==> inputs of v24 <==
==> flow/design.v <==
module conv_1d #(
    parameter DATA_WIDTH  = 8,
    parameter KERNEL_SIZE = 16
) (
    input logic clk,
    input logic arst_n,
    input  logic [DATA_WIDTH-1:0] signal_data,
    input  logic                  signal_vld,
    input  logic                  signal_last,
    output logic                  signal_rdy,
    input  logic [KERNEL_SIZE*DATA_WIDTH-1:0] kernel,
    output logic [DATA_WIDTH*2+$clog2(KERNEL_SIZE)-1:0] result_data,
    output logic                    result_vld,
    output logic                    result_last,
    input  logic                    result_rdy
);
  localparam PRODUCT_WIDTH = (DATA_WIDTH * 2);
  localparam RESULT_WIDTH  = PRODUCT_WIDTH + $clog2(KERNEL_SIZE);
  logic [KERNEL_SIZE-1:0][DATA_WIDTH-1:0] signal_buf;
  logic shift_vld;
  logic shift_last;
  always_ff @(posedge clk or negedge arst_n) begin
    if (!arst_n) begin
      signal_buf <= '0;
      shift_vld <= 1'b0;
      shift_last <= 1'b0;
    end else begin 
      if (signal_vld) begin  
        signal_buf <= {signal_data, signal_buf[KERNEL_SIZE-1:1]}; 
      end
      shift_vld <= signal_vld;
      shift_last <= signal_vld & signal_last;
    end
  end
  logic [KERNEL_SIZE-1:0][PRODUCT_WIDTH-1:0] products;
  always_comb begin
    for (int i = 0; i < KERNEL_SIZE; i++) begin
      products[i] = kernel[i*DATA_WIDTH +: DATA_WIDTH] * signal_buf[i];
    end
  end
  logic [KERNEL_SIZE-1:0][PRODUCT_WIDTH-1:0] products_buf;
  logic products_vld;
  logic products_last;
  always_ff @(posedge clk or negedge arst_n) begin
    if (!arst_n) begin
      products_buf <= '0;
      products_vld <= 1'b0;
      products_last <= 1'b0;
    end else begin
      products_buf <= products;
      products_vld <= shift_vld;
      products_last <= shift_last;
    end
  end
  logic [RESULT_WIDTH-1:0] sum;
  always_comb begin
    sum = 0;
    for (int i = 0; i < KERNEL_SIZE; i++) begin
      sum += products_buf[i];
    end
  end
  logic [RESULT_WIDTH-1:0] sum_buf;
  logic sum_vld;
  logic sum_last;
  always_ff @(posedge clk or negedge arst_n) begin
    if (!arst_n) begin
      sum_buf <= '0;
      sum_vld <= 1'b0;
      sum_last <= 1'b0;
    end else begin
      sum_buf <= sum;
      sum_vld <= products_vld;
      sum_last <= products_last;
    end
  end
  assign result_data = sum_buf;
  assign result_vld  = sum_vld;
  assign result_last = sum_last;
  assign signal_rdy  = 1'b1;
endmodule
==> flow/run.sh <==
#!/bin/bash
# the make line also repeats each setting of config.mk as NAME=value (left out here)
make -C /OpenROAD-flow-scripts/flow DESIGN_CONFIG=/design/flow/config.mk WORK_HOME=/design/flow/orfs CLKGATE_MAP_FILE= finish
==> flow/config.mk <==
export PLATFORM = sky130hd
export DESIGN_NAME = conv_1d
export DESIGN_NICKNAME = conv_1d
export VERILOG_FILES = /design/flow/design.v
export SDC_FILE = /design/flow/constraint.sdc
export NUM_CORES = 4
export LEC_CHECK = 0
export CAP_MARGIN = 15
export CORE_MARGIN = 2
export CORE_UTILIZATION = 72
export HOLD_SLACK_MARGIN = 0.3
export SETUP_SLACK_MARGIN = 0.67
export SLEW_MARGIN = 30
==> flow/constraint.sdc <==
create_clock -name core_clock -period 5.17 [get_ports {clk}]
set_input_delay 1.0340 -clock core_clock [delete_from_list [all_inputs] [get_ports {clk}]]
set_output_delay 1.0340 -clock core_clock [all_outputs]
set_load 0.01 [all_outputs]
==> inputs of v38, as changes to v24 <==
Settings changed: CAP_MARGIN 15 to 20, CORE_UTILIZATION 72 to 38, HOLD_SLACK_MARGIN 0.3 to default, SETUP_SLACK_MARGIN 0.67 to -0.13, SLEW_MARGIN 30 to 10.
==> flow/constraint.sdc (replaced) <==
create_clock -name core_clock -period 6.0 [get_ports {clk}]
set_input_delay 1.2000 -clock core_clock [delete_from_list [all_inputs] [get_ports {clk}]]
set_output_delay 1.2000 -clock core_clock [all_outputs]
set_load 0.01 [all_outputs]
==> inputs of v2, as changes to v24 <==
Settings changed: CAP_MARGIN 15 to 20, CORE_UTILIZATION 72 to 58, CTS_CLUSTER_DIAMETER from default to 331, CTS_CLUSTER_SIZE from default to 22, HOLD_SLACK_MARGIN 0.3 to default, SETUP_SLACK_MARGIN 0.67 to default, SLEW_MARGIN 30 to 20, TNS_END_PERCENT from default to 5.
==> flow/constraint.sdc (replaced) <==
create_clock -name core_clock -period 3.25 [get_ports {clk}]
set_input_delay 0.6500 -clock core_clock [delete_from_list [all_inputs] [get_ports {clk}]]
set_output_delay 0.6500 -clock core_clock [all_outputs]
set_load 0.01 [all_outputs]
==> results <==
|  | v38 | v24 | v2 |
|---|---|---|---|
| Status | timing/DRC/antenna clean | failed layout checks | failed layout checks |
| Layout check failures | - | negative setup slack | negative setup slack |
| FF-to-FF Start | products_buf[98]$_DFF_PN0_ | products_buf[98]$_DFF_PN0_ | products_buf[82]$_DFF_PN0_ |
| R2R setup slack | 0.25 ns | -0.31 ns | -1.98 ns |
| Number of warnings in the stage logs | 33 | 35 | 32 |
| Reg-to-reg endpoint | sum_buf[18]$_DFF_PN0_ | sum_buf[18]$_DFF_PN0_ | sum_buf[12]$_DFF_PN0_ |
| Chip area | 0.138 mm2 | 0.0734 mm2 | 0.0908 mm2 |
| Met1 routed wirelength after detailed routing | 57,200 um | 49,700 um | 59,000 um |
| Antenna diode instance count | 1 | 1 | 0 |
| H-Tree Level Count | 2 | 2 | 1 |
| Setup slack after placement | 0.141 ns | -0.296 ns | -2.03 ns |
| Fill cell count | 12,900 | 3,918 | 6,772 |
| DR WL/cell | 17.0 um | 19.1 um | 17.7 um |
| Arrival time at the worst endpoint | 6.31 ns | 6.00 ns | 5.67 ns |
